## gemm_mem
module gemm_mem(
  input wire clk,
  input wire rst,
  input wire out_rdy,
  input wire v0__read_req_rdy,
  input wire [31:0] v0__read_resp,
  input wire v0__read_resp_vld,
  input wire v0__write_completion_vld,
  input wire v0__write_req_rdy,
  input wire [31:0] v0_in,
  input wire v0_in_vld,
  input wire v1__read_req_rdy,
  input wire [31:0] v1__read_resp,
  input wire v1__read_resp_vld,
  input wire v1__write_completion_vld,
  input wire v1__write_req_rdy,
  input wire [31:0] v1_in,
  input wire v1_in_vld,
  input wire [31:0] C_rd_data,
  output wire [31:0] out,
  output wire out_vld,
  output wire [3:0] v0__read_req,
  output wire v0__read_req_vld,
  output wire v0__read_resp_rdy,
  output wire v0__write_completion_rdy,
  output wire [35:0] v0__write_req,
  output wire v0__write_req_vld,
  output wire v0_in_rdy,
  output wire [3:0] v1__read_req,
  output wire v1__read_req_vld,
  output wire v1__read_resp_rdy,
  output wire v1__write_completion_rdy,
  output wire [35:0] v1__write_req,
  output wire v1__write_req_vld,
  output wire v1_in_rdy,
  output wire [3:0] C_rd_addr,
  output wire C_rd_en,
  output wire [3:0] C_wr_addr,
  output wire [31:0] C_wr_data,
  output wire C_wr_en
);
Size: ~250 flip-flops, about 340 I/O pins.
export LEC_CHECK = 0
export ABC_AREA = 1
export CAP_MARGIN = 20
export CORE_ASPECT_RATIO = 1.03
export CORE_MARGIN = 2
export CORE_UTILIZATION = 70
export MAX_ROUTING_LAYER = met4
export PLACE_DENSITY = 0.76
export SLEW_MARGIN = 20
create_clock -name core_clock -period 6.29 [get_ports {clk}]
run.sh (not shown) runs the stock make flow with config.mk's settings and CLKGATE_MAP_FILE=.
The starting point finished but fails on negative setup slack.
==> next run, changes <==
Settings changed: CORE_ASPECT_RATIO 1.03 to default, CORE_UTILIZATION 70 to 72, MAX_ROUTING_LAYER met4 to default.
Clock period 6.29 ns to 6.24 ns, I/O delays scaled along.
Outcome:
- The new run ended with an error in global routing (5_1_grt)
- synthesized area is unchanged
- die area goes down by 2.7%
- synthesized cell count stays the same
==> next run, changes <==
Settings changed: ABC_AREA 1 to default, CORE_UTILIZATION 72 to 40, PLACE_DENSITY 0.76 to default.
Clock period 6.24 ns to 7.78 ns, I/O delays scaled along.
With this change the flow went through all stages and came out clean.
Die area went up by 70%.
Area after synthesis went down by 4.5%.
Synthesized cell count went down by 19%.


== P ==
Starting RTL as in the previous note.
Settings: LEC_CHECK=0, ABC_AREA=1, CAP_MARGIN=20, CORE_MARGIN=2, CORE_UTILIZATION=72, CTS_CLUSTER_DIAMETER=160, CTS_CLUSTER_SIZE=95, SETUP_SLACK_MARGIN=-0.54, SLEW_MARGIN=20; clock period 5.41 ns.
P did not run to completion, as it errored out during global routing (5_1_grt).
Inputs modified between P and Q:
--- a/flow/config.mk
+++ b/flow/config.mk
@@ -8 +7,0 @@
-export ABC_AREA = 1
@@ -11,4 +10 @@
-export CORE_UTILIZATION = 72
-export CTS_CLUSTER_DIAMETER = 160
-export CTS_CLUSTER_SIZE = 95
-export SETUP_SLACK_MARGIN = -0.54
+export CORE_UTILIZATION = 40
==> flow/constraint.sdc <==
create_clock -name core_clock -period 9.0 [get_ports {clk}]
set_input_delay 1.8000 -clock core_clock [delete_from_list [all_inputs] [get_ports {clk}]]
set_output_delay 1.8000 -clock core_clock [all_outputs]
set_load 0.01 [all_outputs]
Q closes out successfully: all stages finished, all timing, DRC and antenna checks passed.
Number of instances in the synthesized netlist went down by more than 10% going from P to Q.
Post-CTS resize count: Q lower than P
Q: share of synthesized area spent on multiplexers is 1.4 points higher than what P reported.
Q has simple-gate area share of the yosys netlist above what P had.
Changes observed in Q relative to P: area of the core region went up, die area rose about 70%, yosys stat cell total -about 20%, synthesized net count decreased about 16%.
In the metrics for Q and P, the one carrying the higher width of the chip is Q.
Inputs modified between Q and R:
--- a/flow/config.mk
+++ b/flow/config.mk
@@ -8,0 +9 @@
+export CELL_PAD_IN_SITES_DETAIL_PLACEMENT = 1
@@ -10 +11 @@
-export CORE_UTILIZATION = 40
+export CORE_UTILIZATION = 37
## What came out
For total core area, dividing the value from R by the value from Q gives 1.08. On clock-buffer cell count, the higher figure sits with R, not Q. Q → R: area after synthesis essentially unchanged, total congestion overflow neither gained nor lost much, post-CTS setup-driven buffer insertion count stayed essentially flat, HPWL after detailed placement now sits higher.
[inputs] S vs R
--- a/flow/config.mk
+++ b/flow/config.mk
@@ -9 +8,0 @@
-export CELL_PAD_IN_SITES_DETAIL_PLACEMENT = 1
@@ -11 +10 @@
-export CORE_UTILIZATION = 37
+export CORE_UTILIZATION = 58
==> flow/constraint.sdc <==
create_clock -name core_clock -period 5.1 [get_ports {clk}]
set_input_delay 1.0200 -clock core_clock [delete_from_list [all_inputs] [get_ports {clk}]]
set_output_delay 1.0200 -clock core_clock [all_outputs]
set_load 0.01 [all_outputs]
Findings:
S finished every stage; the final checks, however, were not passed, the failures being negative setup slack. Sequential cell area share in S vs R: down 0.82 points. Power consumption was lower in R than in S. The number of violations reported at the end of detailed-routing iteration 0 number comes out lower for R vs S. S vs R on cell resize tally after clock tree synthesis: S is the higher one. R → S: non-clock buffer count grew by 241, register clock-pin slew on the reported worst setup and hold paths shows no meaningful change, sequential cell area +75 sq um. Diff R -> S | net load switching power | up by more than half. Diff R..S | inverter count | unchanged. Changes observed in S relative to R: final worst hold slack +3.1 ps, part of the power in combinational logic +0.4 points.


## job 101
Starting RTL as in the previous note.
Settings: LEC_CHECK=0, CAP_MARGIN=5, CORE_MARGIN=2, CORE_UTILIZATION=40, GPL_ROUTABILITY_DRIVEN=0, HOLD_SLACK_MARGIN=0.13, SETUP_SLACK_MARGIN=-0.45, SLEW_MARGIN=20, TNS_END_PERCENT=45; clock period 9.0 ns.
Looking at the reports, job 101 completed the entire flow and the layout it produced met the timing, design-rule and antenna checks.
The following lists how job 102 was set up differently from job 101:
- a deleted SETUP_SLACK_MARGIN that had been -0.45
- an added CELL_PAD_IN_SITES_GLOBAL_PLACEMENT of 1
- an added CELL_PAD_IN_SITES_DETAIL_PLACEMENT of 1
- a deleted TNS_END_PERCENT that had been 45
- a change of CORE_MARGIN from 2 to 4
- an added ABC_AREA of 1
- a deleted GPL_ROUTABILITY_DRIVEN that had been 0
- a change of CORE_UTILIZATION from 40 to 26
- a change of CAP_MARGIN from 5 to 10
- a deleted HOLD_SLACK_MARGIN that had been 0.13
- an added GPL_TIMING_DRIVEN of 0
- a change of SLEW_MARGIN from 20 to 30
Notes after the runs:
[diff] reported net switching power, job 102 relative to job 101: regression. Job 101 has lower number of combinational gates with multiple inputs than job 102. Every run in the comparison, job 102 and job 101, completed the flow with a clean layout. Looking at placeable core area, job 102 sits 43000 um2 above job 101. When job 102 is set beside job 101, its vertical die dimension turns out to be 28% larger.
Relative to job 102, the following input files were edited for job 103:
- SETUP_SLACK_MARGIN: unset -> -0.45
- CTS_CLUSTER_DIAMETER: unset -> 94
- CORE_MARGIN: 4 -> 2
- ABC_AREA: 1 -> 0
- SLEW_MARGIN: 30 -> 0
- CAP_MARGIN: 10 -> 5
- CELL_PAD_IN_SITES_DETAIL_PLACEMENT: 1 -> unset
- GPL_ROUTABILITY_DRIVEN: unset -> 1
- MIN_ROUTING_LAYER: unset -> met2
- CORE_UTILIZATION: 26 -> 67
- GPL_TIMING_DRIVEN: 0 -> unset
- TNS_END_PERCENT: unset -> 95
## What came out
Going from job 102 to job 103, unique cell type count in the Yosys netlist grows by 11.
Compared to job 102, job 103 was floorplanned on a smaller die.
The area fraction in and, or, nand and nor cells after synthesis in job 103 sits 3.3 points above the value recorded for job 102.
FAIL job 103 @ global placement: tool exited with error
Height of the die: job 103 < job 102
Average footprint of a synthesized cell: job 103 vs job 102 up about 18%
Per the comparison of job 103 with job 102, synthesized cell area moved down; total nets after synthesis lower; starting density of the core went up by 42 points.


Starting RTL as in the previous note.
clock: 11.9 ns
lec_check: 0
abc_area: 1
cap_margin: 25
cell_pad_in_sites_detail_placement: 2
cell_pad_in_sites_global_placement: 1
core_aspect_ratio: 1.84
core_margin: 2
core_utilization: 72
cts_cluster_diameter: 180
cts_cluster_size: 32
hold_slack_margin: 0.23
max_routing_layer: met5
min_routing_layer: met1
place_density_lb_addon: 0.27
setup_slack_margin: 2.01
slew_margin: 10
tns_end_percent: 65
The starting point never finished: it broke off in global placement without I/O (FLW-0024).
==> next run, changes <==
- CAP_MARGIN: 25 -> 20
- CELL_PAD_IN_SITES_DETAIL_PLACEMENT: 2 -> default
- CORE_UTILIZATION: 72 -> 33
- CTS_CLUSTER_SIZE: 32 -> default
- HOLD_SLACK_MARGIN: 0.23 -> default
- MAX_ROUTING_LAYER: met5 -> met4
- MIN_ROUTING_LAYER: met1 -> default
- PLACE_DENSITY: default -> 0.58
- PLACE_DENSITY_LB_ADDON: 0.27 -> default
- SETUP_SLACK_MARGIN: 2.01 -> default
- SLEW_MARGIN: 10 -> 20
After rerunning: Now the flow ran to the end with no violations; die area is higher by 120%; synthesized area is unchanged; synthesized cell count is unchanged.
==> next run, changes <==
- ABC_AREA: 1 -> default
- CELL_PAD_IN_SITES_GLOBAL_PLACEMENT: 1 -> default
- CORE_ASPECT_RATIO: 1.84 -> default
- CORE_UTILIZATION: 33 -> 58
- CTS_CLUSTER_DIAMETER: 180 -> default
- MAX_ROUTING_LAYER: met4 -> default
- PLACE_DENSITY: 0.58 -> default
- TNS_END_PERCENT: 65 -> default
- clock period: 11.9 -> 4.66 ns (I/O delays scaled with it)
=> With this change the flow finished but fails on setup timing; cell count came out lower by 19%; count of clock-buffer cells in the layout goes up by 2; worst hold slack loses 0.0075 ns; global-route usage came out higher by 12 points; flip-flop count does not change; die size decreases by 45%; final area is higher by 4.1%; critical path depth rose by 19.


v15:
gemm_mem again, from the RTL that the note above started with.
export LEC_CHECK = 0
export CAP_MARGIN = 15
export CELL_PAD_IN_SITES_DETAIL_PLACEMENT = 0
export CORE_ASPECT_RATIO = 1.9
export CORE_MARGIN = 2
export CORE_UTILIZATION = 64
export CTS_CLUSTER_SIZE = 56
export MAX_ROUTING_LAYER = met4
export PLACE_DENSITY_LB_ADDON = 0.05
export SETUP_SLACK_MARGIN = -0.28
export SLEW_MARGIN = 35
create_clock -name core_clock -period 8.69 [get_ports {clk}]
Inputs modified between v15 and v25:
- SETUP_SLACK_MARGIN: -0.28 -> unset
- CELL_PAD_IN_SITES_DETAIL_PLACEMENT: 0 -> unset
- CTS_CLUSTER_SIZE: 56 -> unset
- PLACE_DENSITY_LB_ADDON: 0.05 -> unset
- CORE_UTILIZATION: 64 -> 70
- CORE_ASPECT_RATIO: 1.9 -> unset
- SLEW_MARGIN: 35 -> 20
- ABC_AREA: unset -> 1
- CAP_MARGIN: 15 -> 20
- the clock period (ns, I/O delays scaled along): 8.69 -> 5.43
- v25: all stages done; final checks FAILED (negative setup slack).
- v25 ended up with ____fsm___for_5_loop_state_2[11] as its timing startpoint of the critical path; v15 ended up with ____fsm___for_5_loop_state_2[2].
- The maximum clock frequency of v25 is higher than that of v15.
- v25 vs v15: total power of the final layout up by more than half
- Measured against each other, v25 and v15 differ in utilization, the higher figure coming from v25.
- In the reports for v25 and v15, the smaller worst voltage drop across the vdd grid belongs to v15.
- Higher post-layout worst setup margin among v25 and v15: v15
Input-level comparison between v2 and v25:
- CORE_UTILIZATION: 70 -> 44
- MAX_ROUTING_LAYER: met4 -> unset
- ABC_AREA: 1 -> unset
- the clock period (ns, I/O delays scaled along): 5.43 -> 5.35
Findings:
v2 completed end to end; final checks failed (negative setup slack). Re end-of-flow core utilization: v2 is 32 points down on v25. In the metrics for v25 and v2, the one carrying the higher switching part of the total is v25. The higher transition time at the pin with the least slew margin came out of v2. v2 vs. v25: die area increased by 51% relative to the old numbers, share of power burned in the clock network went up 5.0 points.
Changes in v58 relative to v2:
- changing CORE_UTILIZATION from 44 to 11
- changing the clock period (ns, I/O delays scaled along) from 5.35 to 9.85
Results
STATUS run=v2 STAGES=ALL_DONE FINAL_CHECKS=FAILED CAUSE=negative setup slack
Both conditions hold for v58: the flow ran to the end and the final layout passed the timing, design-rule and antenna checks.
Number of stages on the worst hold path across v58 and v2: no real change.
v58 against v2: horizontal die dimension +about 100%, average via count per standard cell now smaller, worst path buffer plus inverter count fell 1, met1 routed wirelength after detailed routing moved up.
Final critical delay including setup and external delays in v58 is 0.99 ns higher than in v2
Setup slack in v58 is larger than in v2.
Between v58 and v2, it is v58 whose biggest cell delay along the critical path is higher, by 0.33 ns.
Diff v2 -> v58: fraction of met1 tracks used by global routing went down; part of the power in registers went down.
Power and IR drop assume default switching activity.
